==> flow/design.v (excerpt) <==
module brain_m(clk, rst, distance, mode, start, E, color, OE, shape);
	input clk, rst, mode, start, E;
	input [6:0] distance;
	output color, OE;
	output [4:0] shape;
	wire [99:0] W1;
	wire W2, W3, W8, W13, W14, 
		  W15, W16, W17, W18, W19, 
		  W20, W21, W22, W23, W24, 
		  W25, W26, W27, W28, W29, 
		  W30, W31;
	wire [6:0] W4, W5;
	wire [11:0] W6, W51, W52, W53, 
					W54, W55, W56, W57, 
					W58, W59, W60, W61, 
					W62, W63, W64, W65, 
					W66, W67, W68, W69, 
					W11, W12;
	wire [4:0] W7, W32, W33, W34, W35, 
				  W36, W37, W38, W39, W40, 
				  W41, W42, W43, W44, W45, 
				  W46, W47, W48, W49, W50, 
				  W9, W10;
	sensory_neuron s1(clk, rst, distance, 7'b0000010, start, W1[0]);
	sensory_neuron s2(clk, rst, distance, 7'b0000011, start, W1[1]);
	sensory_neuron s3(clk, rst, distance, 7'b0000100, start, W1[2]);
	sensory_neuron s4(clk, rst, distance, 7'b0000101, start, W1[3]);
	sensory_neuron s5(clk, rst, distance, 7'b0000110, start, W1[4]);
	sensory_neuron s6(clk, rst, distance, 7'b0000111, start, W1[5]);
	sensory_neuron s7(clk, rst, distance, 7'b0001000, start, W1[6]);
	sensory_neuron s8(clk, rst, distance, 7'b0001001, start, W1[7]);
	sensory_neuron s9(clk, rst, distance, 7'b0001010, start, W1[8]);
	sensory_neuron s10(clk, rst, distance, 7'b0001011, start, W1[9]);
	sensory_neuron s11(clk, rst, distance, 7'b0001100, start, W1[10]);
	sensory_neuron s12(clk, rst, distance, 7'b0001101, start, W1[11]);
	sensory_neuron s13(clk, rst, distance, 7'b0001110, start, W1[12]);
	sensory_neuron s14(clk, rst, distance, 7'b0001111, start, W1[13]);
	sensory_neuron s15(clk, rst, distance, 7'b0010000, start, W1[14]);
	sensory_neuron s16(clk, rst, distance, 7'b0010001, start, W1[15]);
	sensory_neuron s17(clk, rst, distance, 7'b0010010, start, W1[16]);
	sensory_neuron s18(clk, rst, distance, 7'b0010011, start, W1[17]);
  ...
Settings: LEC_CHECK=0, CAP_MARGIN=10, CORE_MARGIN=2, CORE_UTILIZATION=72, CTS_CLUSTER_SIZE=15, HOLD_SLACK_MARGIN=-0.1, SETUP_SLACK_MARGIN=-0.27, SLEW_MARGIN=40; clock period 2.83 ns.
run.sh (not shown) runs the stock make flow with config.mk's settings and CLKGATE_MAP_FILE=.
The starting point completed, yet does not pass: negative setup slack.
Rerun with:
Settings changed: CAP_MARGIN 10 to 20, CORE_UTILIZATION 72 to 40, CTS_CLUSTER_SIZE 15 to not set, HOLD_SLACK_MARGIN -0.1 to not set, PLACE_DENSITY set to 0.6, SETUP_SLACK_MARGIN -0.27 to not set, SLEW_MARGIN 40 to 20.
Clock period 2.83 ns to 9.74 ns, I/O delays scaled along.
Now the flow completed without violations.
Register-to-register slack gains 5.7 ns.
Flip-flop count does not change.
Non-clock buffer count came out lower by 651.
Wire length came out lower by about 10%.
Cell count came out higher by 7.7%.
Critical path depth came out lower by 10.

---

brain_m again, from the RTL that the note above started with.
Settings: LEC_CHECK=0, CAP_MARGIN=15, CELL_PAD_IN_SITES_GLOBAL_PLACEMENT=0, CORE_MARGIN=2, CORE_UTILIZATION=72, CTS_CLUSTER_DIAMETER=353, CTS_CLUSTER_SIZE=24, HOLD_SLACK_MARGIN=0.28, PLACE_DENSITY_LB_ADDON=0.01, SETUP_SLACK_MARGIN=-0.15, SLEW_MARGIN=25; clock period 3.67 ns.
The baseline reached the layout checks and failed them: negative setup slack.
Then changed:
- CAP_MARGIN: 15 -> 20
- CTS_CLUSTER_DIAMETER: 353 -> 54
- CTS_CLUSTER_SIZE: 24 -> unset
- PLACE_DENSITY_LB_ADDON: 0.01 -> 0.0
- SETUP_SLACK_MARGIN: -0.15 -> 1.3
- clock period: 3.67 -> 4.42 ns (I/O delays scaled with it)
Result: With this change the flow produced a layout that fails on max-capacitance violations, max-slew violations; clock power grows by well over a third; area after synthesis is unchanged; design area grows by a little under a tenth; wire length grows by roughly a tenth; critical path depth is unchanged; cell count grows by a few percent; worst setup slack gets better by 0.40 ns; flip-flop count does not change; power grows by a few percent.
Then changed:
- PLACE_DENSITY_LB_ADDON: 0.0 -> 0.01
- SETUP_SLACK_MARGIN: 1.3 -> 1.02
- clock period: 4.42 -> 3.9 ns (I/O delays scaled with it)
The new run completed and failed the layout checks on negative setup slack.
Routed wire length is higher by about 4%.
Die area is unchanged.
Hold slack gets better by 0.070 ns.
Global-route usage went up by 1.7 points.
Non-clock buffer count increases by 128.
Then changed:
- CELL_PAD_IN_SITES_GLOBAL_PLACEMENT: 0 -> unset
- CORE_UTILIZATION: 72 -> 64
- CTS_CLUSTER_DIAMETER: 54 -> unset
- HOLD_SLACK_MARGIN: 0.28 -> unset
- PLACE_DENSITY_LB_ADDON: 0.01 -> unset
- SETUP_SLACK_MARGIN: 1.02 -> unset
- SLEW_MARGIN: 25 -> 20
- clock period: 3.9 -> 4.84 ns (I/O delays scaled with it)
What happened: This time the run passed the timing, design-rule and antenna checks; wire length falls by 14%; global-route usage falls by 7.2 points; final cell count hardly moves; area after synthesis stays the same; critical path depth falls by 1; power falls by 17%; utilization falls by 13 points; cell area falls by 4.1%.
Then changed:
- CORE_UTILIZATION: 64 -> 70
- SETUP_SLACK_MARGIN: unset -> 0.62
- clock period: 4.84 -> 4.58 ns (I/O delays scaled with it)
The new run ran to the end with no violations.
Synthesized area stays the same.
Total power is higher by 4.0%.
Final area stays flat.

---

brain_m again, from the RTL that the note above started with.
==> flow/config.mk <==
export PLATFORM = sky130hd
export DESIGN_NAME = brain_m
export DESIGN_NICKNAME = brain_m
export VERILOG_FILES = /design/flow/design.v
export SDC_FILE = /design/flow/constraint.sdc
export NUM_CORES = 4
export LEC_CHECK = 0
export CAP_MARGIN = 20
export CELL_PAD_IN_SITES_GLOBAL_PLACEMENT = 0
export CORE_MARGIN = 2
export CORE_UTILIZATION = 72
export CTS_CLUSTER_DIAMETER = 390
export HOLD_SLACK_MARGIN = 0.28
export PLACE_DENSITY_LB_ADDON = 0.0
export SETUP_SLACK_MARGIN = 1.3
export SLEW_MARGIN = 25
==> flow/constraint.sdc <==
create_clock -name core_clock -period 4.78 [get_ports {clk}]
set_input_delay 0.9560 -clock core_clock [delete_from_list [all_inputs] [get_ports {clk}]]
set_output_delay 0.9560 -clock core_clock [all_outputs]
set_load 0.01 [all_outputs]
Then changed:
Settings changed: HOLD_SLACK_MARGIN 0.28 to unset, SETUP_SLACK_MARGIN 1.3 to -0.26, TNS_END_PERCENT set to 5.
Clock period 4.78 ns to 3.71 ns, I/O delays scaled along.
With this change the flow reached the layout checks and failed them: negative setup slack.
First-iteration DRC count came out higher by 0.70%.
Power came out higher by 28%.
Synthesized area does not change.
Then changed:
Settings changed: CELL_PAD_IN_SITES_GLOBAL_PLACEMENT 0 to unset, CORE_UTILIZATION 72 to 63, CTS_CLUSTER_DIAMETER 390 to unset, PLACE_DENSITY_LB_ADDON 0.0 to unset, SETUP_SLACK_MARGIN -0.26 to unset, SLEW_MARGIN 25 to 20, TNS_END_PERCENT 5 to unset.
Clock period 3.71 ns to 4.58 ns, I/O delays scaled along.
Effect: The new run produced a layout that fails on antenna violations; sequential share of layout area increases by 0.26 points; count of clock-buffer cells in the layout grows by 9; setup slack improved by 390 ps; wire length decreases by 4.8%; critical path depth stays the same.
Then changed:
Settings changed: CORE_UTILIZATION 63 to 72, CTS_CLUSTER_SIZE set to 48, PLACE_DENSITY_LB_ADDON set to 0.0, SETUP_SLACK_MARGIN set to 1.38.
Clock period 4.58 ns to 4.79 ns, I/O delays scaled along.
Now the flow completed with no timing, DRC or antenna violations.
Wire length came out higher by 5.9%.
Sequential share of layout area came out lower by 0.35 points.
Cell count came out lower by 2.1%.
Sequential power came out lower by about 4%.
Core utilization came out higher by 11 points.
Worst setup slack gets better by 270 ps.
Clock-buffer cell count came out lower by 4.
Then changed:
Settings changed: CORE_UTILIZATION 72 to 34, CTS_CLUSTER_SIZE 48 to unset, PLACE_DENSITY set to 0.6, PLACE_DENSITY_LB_ADDON 0.0 to unset, SETUP_SLACK_MARGIN 1.38 to unset.
Clock period 4.79 ns to 6.6 ns, I/O delays scaled along.
Area after synthesis does not change.
Non-clock buffer count drops by 129.
Setup slack gains 720 ps.
Cell area climbs by 0.76%.

---

== run 1 ==
Starting RTL as in the previous note.
clock: 3.7 ns
lec_check: 0
cap_margin: 35
core_margin: 2
core_utilization: 72
cts_cluster_size: 15
place_density_lb_addon: 0.28
setup_slack_margin: -0.24
slew_margin: 20
Every stage of run 1 finished as expected; the final checks, on the other hand, flagged setup timing, which means the layout fails.
Inputs modified between run 1 and run 2:
Settings: HOLD_SLACK_MARGIN: unset -> -0.1; PLACE_DENSITY_LB_ADDON: 0.28 -> unset; SETUP_SLACK_MARGIN: -0.24 -> 0.47; CAP_MARGIN: 35 -> 10; the clock period (ns, I/O delays scaled along): 3.7 -> 3.28.
Notes after the runs:
Run 2 finished all stages; layout check result: FAIL, due to setup timing. Run 2 vs run 1, instance count: run 2 higher. Relative to run 1, power has gone up in run 2. Average detailed-routed wire length per instance: run 2 > run 1. In run 2, the first-pass iteration count of the detailed router came out 1 above the value in run 1. Comparing run 1 against run 2, there is no change at all in die size.
For run 3, these inputs were changed with respect to run 2:
Settings: a deleted CTS_CLUSTER_SIZE that had been 15; a change of CORE_UTILIZATION from 72 to 40; a deleted HOLD_SLACK_MARGIN that had been -0.1; an added PLACE_DENSITY of 0.6; a deleted SETUP_SLACK_MARGIN that had been 0.47; a change of CAP_MARGIN from 10 to 20; a change of the clock period (ns, I/O delays scaled along) from 3.28 to 6.6.
### Flow results
- Across run 2 and run 3, a clean result was obtained everywhere but in run 2.
- Setup WNS run 2 -> run 3: better
- On run 3: clock network fraction of design power is 1.9 points higher than what run 2 gave.
- Changes observed in run 3 relative to run 2: buffer-and-inverter tally for the worst setup path saw a decrease; via count saw a decrease; utilization saw a decrease; total power saw a decrease; area of combinational cells with multiple inputs saw a decrease.
- What run 2 reported for number of placement rows has to be multiplied by 1.4 to get the figure for run 3.
- Going from run 2 to run 3, the clock insertion delay at the later pin of the skew report was found to have gone down by 0.04 ns.
### run 3 -> run 4
Settings: swapping 40 for 72 in CORE_UTILIZATION; swapping 0.6 for 0.35 in PLACE_DENSITY; putting SETUP_SLACK_MARGIN at 1.07 where nothing was set; swapping 6.6 for 3.7 in the clock period (ns, I/O delays scaled along).
### Flow results
Run 3 | status: complete | timing, DRC, antenna: pass
Run 4 -> stages 100% | layout checks FAIL | setup timing
[compare] base=run 3 new=run 4: area added between synthesis and finish +3.7 points; non-clock buffer count increased 351; net load switching power up about 80%.
Post-layout period usage of the worst path for run 4 is higher than for run 3.
Diff run 4 and run 3: buffer share of cell area higher in run 4
Power figures rest on the tool's default switching activity, not on a simulated workload.
